==> flow/design.v <==
module fixed_point_alu (
    input clk,
    input rst,
    input [1:0] op,           
    input signed [15:0] a,    
    input signed [15:0] b,    
    output reg signed [23:0] out,   
    output reg overflow       
);
    localparam Q8_MAX_POS = 16'sh7FFF;    
    localparam Q8_MAX_NEG = 16'sh8000;    
    localparam Q16_MAX_POS = 24'sh7FFFFF;  
    localparam Q16_MAX_NEG = 24'sh800000;  
    reg signed [31:0] mul_result;   
    reg signed [23:0] add_sub_result;
    always @(posedge clk or posedge rst) begin
        if (rst) begin
            out <= 0;
            overflow <= 0;
        end else begin
            case (op)
                2'b00: begin
                    add_sub_result = a + b;
                    if ((a > 0 && b > 0 && add_sub_result < 0) || 
                        (a < 0 && b < 0 && add_sub_result > 0)) begin
                        overflow <= 1;
                        out <= (a[15] == 1) ? Q16_MAX_NEG : Q16_MAX_POS;
                    end else begin
                        overflow <= 0;
                        out <= { {8{add_sub_result[15]}}, add_sub_result };  
                    end
                end
                2'b01: begin
                    add_sub_result = a - b;
                    if ((a > 0 && b < 0 && add_sub_result < 0) || 
                        (a < 0 && b > 0 && add_sub_result > 0)) begin
                        overflow <= 1;
                        out <= (a[15] == 1) ? Q16_MAX_NEG : Q16_MAX_POS;
                    end else begin
                        overflow <= 0;
                        out <= { {8{add_sub_result[15]}}, add_sub_result };  
                    end
                end
               2'b10: begin
    mul_result = a * b;   
    if ($signed(mul_result[31:8]) > $signed(Q16_MAX_POS)) begin
        overflow <= 1;
        out <= Q16_MAX_POS;
    end else if ($signed(mul_result[31:8]) < $signed(Q16_MAX_NEG)) begin
        overflow <= 1;
        out <= Q16_MAX_NEG;
    end else begin
        overflow <= 0;
        out <= mul_result[31:8];   
    end
end
                2'b11: begin
                    if (b == 0) begin   
                        overflow <= 1;
                        out <= (a[15] == 1) ? Q16_MAX_NEG : Q16_MAX_POS;
                    end else begin
                        out <= (a << 8) / b;
                        overflow <= 0;
                    end
                end
                default: begin
                    out <= 0;
                    overflow <= 0;
                end
            endcase
        end
    end
endmodule
export LEC_CHECK = 0
export CAP_MARGIN = 20
export CORE_ASPECT_RATIO = 1.26
export CORE_MARGIN = 2
export CORE_UTILIZATION = 68
export CTS_CLUSTER_DIAMETER = 338
export CTS_CLUSTER_SIZE = 21
export MAX_ROUTING_LAYER = met5
export PLACE_DENSITY = 0.66
export SETUP_SLACK_MARGIN = 5.0
export SLEW_MARGIN = 20
export TNS_END_PERCENT = 95
create_clock -name core_clock -period 57.9 [get_ports {clk}]
run.sh (not shown) runs the stock make flow with config.mk's settings and CLKGATE_MAP_FILE=.
The first run failed in global routing (5_1_grt) (GRT-0116).
Change:
CORE_MARGIN = 9   (was 2)
CORE_UTILIZATION = 64   (was 68)
CTS_CLUSTER_DIAMETER = 241   (was 338)
CTS_CLUSTER_SIZE = 89   (was 21)
HOLD_SLACK_MARGIN = 0.23   (was default)
PLACE_DENSITY = 0.63   (was 0.66)
SETUP_SLACK_MARGIN = -1.81   (was 5.0)
TNS_END_PERCENT = 5   (was 95)
Outcome: This time the run finished but failed the layout checks on negative setup slack; die size goes up by 20%; synthesized cell count does not change; area after synthesis stays the same.
Change:
CORE_MARGIN = 2   (was 9)
CORE_UTILIZATION = 58   (was 64)
CTS_CLUSTER_DIAMETER = default   (was 241)
CTS_CLUSTER_SIZE = 21   (was 89)
HOLD_SLACK_MARGIN = default   (was 0.23)
PLACE_DENSITY = 0.57   (was 0.63)
SETUP_SLACK_MARGIN = 5.0   (was -1.81)
TNS_END_PERCENT = 95   (was 5)
The new run completed without violations.
Global-route usage went up by 6.9 points.
Non-clock buffer count is higher by 255.
Synthesized area does not change.
Critical path depth climbs by 6.
Cell count went up by about 7%.

---

// fixed_point_alu: RTL as listed in full above, without the edits since
export LEC_CHECK = 0
export ABC_AREA = 1
export CAP_MARGIN = 20
export CORE_MARGIN = 2
export CORE_UTILIZATION = 68
export CTS_CLUSTER_DIAMETER = 336
export CTS_CLUSTER_SIZE = 33
export HOLD_SLACK_MARGIN = 0.3
export SLEW_MARGIN = 20
create_clock -name core_clock -period 56.0 [get_ports {clk}]
The first run did not get past clock tree synthesis.
Next try:
==> flow/config.mk (replaced) <==
export PLATFORM = sky130hd
export DESIGN_NAME = fixed_point_alu
export DESIGN_NICKNAME = fixed_point_alu
export VERILOG_FILES = /design/flow/design.v
export SDC_FILE = /design/flow/constraint.sdc
export NUM_CORES = 4
export LEC_CHECK = 0
export CAP_MARGIN = 20
export CORE_MARGIN = 2
export CORE_UTILIZATION = 19
export SLEW_MARGIN = 20
==> flow/constraint.sdc (replaced) <==
create_clock -name core_clock -period 59.0 [get_ports {clk}]
set_input_delay 11.8000 -clock core_clock [delete_from_list [all_inputs] [get_ports {clk}]]
set_output_delay 11.8000 -clock core_clock [all_outputs]
set_load 0.01 [all_outputs]
With this change the flow passed the timing, design-rule and antenna checks.
Synthesized cell count went down by a little under a tenth.
Die area went up to 3.6 times its value.
Synthesized area went up by a few percent.
Next try:
--- a/flow/config.mk
+++ b/flow/config.mk
@@ -6,6 +6,9 @@
 export NUM_CORES = 4
 export LEC_CHECK = 0
+export ABC_AREA = 1
 export CAP_MARGIN = 20
 export CORE_MARGIN = 2
-export CORE_UTILIZATION = 19
+export CORE_UTILIZATION = 70
+export CTS_CLUSTER_DIAMETER = 190
+export CTS_CLUSTER_SIZE = 24
 export SLEW_MARGIN = 20
==> flow/constraint.sdc (replaced) <==
create_clock -name core_clock -period 13.1 [get_ports {clk}]
set_input_delay 2.6200 -clock core_clock [delete_from_list [all_inputs] [get_ports {clk}]]
set_output_delay 2.6200 -clock core_clock [all_outputs]
set_load 0.01 [all_outputs]
After rerunning:
- Now the flow stopped in clock tree synthesis (DPL-0033)
- synthesized area is lower by 2.6%
- synthesized cell count is higher by about 9%
- die size is lower by 73%
Next try:
--- a/flow/config.mk
+++ b/flow/config.mk
@@ -6,9 +6,6 @@
 export NUM_CORES = 4
 export LEC_CHECK = 0
-export ABC_AREA = 1
 export CAP_MARGIN = 20
 export CORE_MARGIN = 2
-export CORE_UTILIZATION = 70
-export CTS_CLUSTER_DIAMETER = 190
-export CTS_CLUSTER_SIZE = 24
+export CORE_UTILIZATION = 40
 export SLEW_MARGIN = 20
==> flow/constraint.sdc (replaced) <==
create_clock -name core_clock -period 60.0 [get_ports {clk}]
set_input_delay 12.0000 -clock core_clock [delete_from_list [all_inputs] [get_ports {clk}]]
set_output_delay 12.0000 -clock core_clock [all_outputs]
set_load 0.01 [all_outputs]
After rerunning: The new run produced a clean layout; die size goes up by 78%; synthesized cell count goes down by 8.5%; synthesized area goes up by 2.7%.
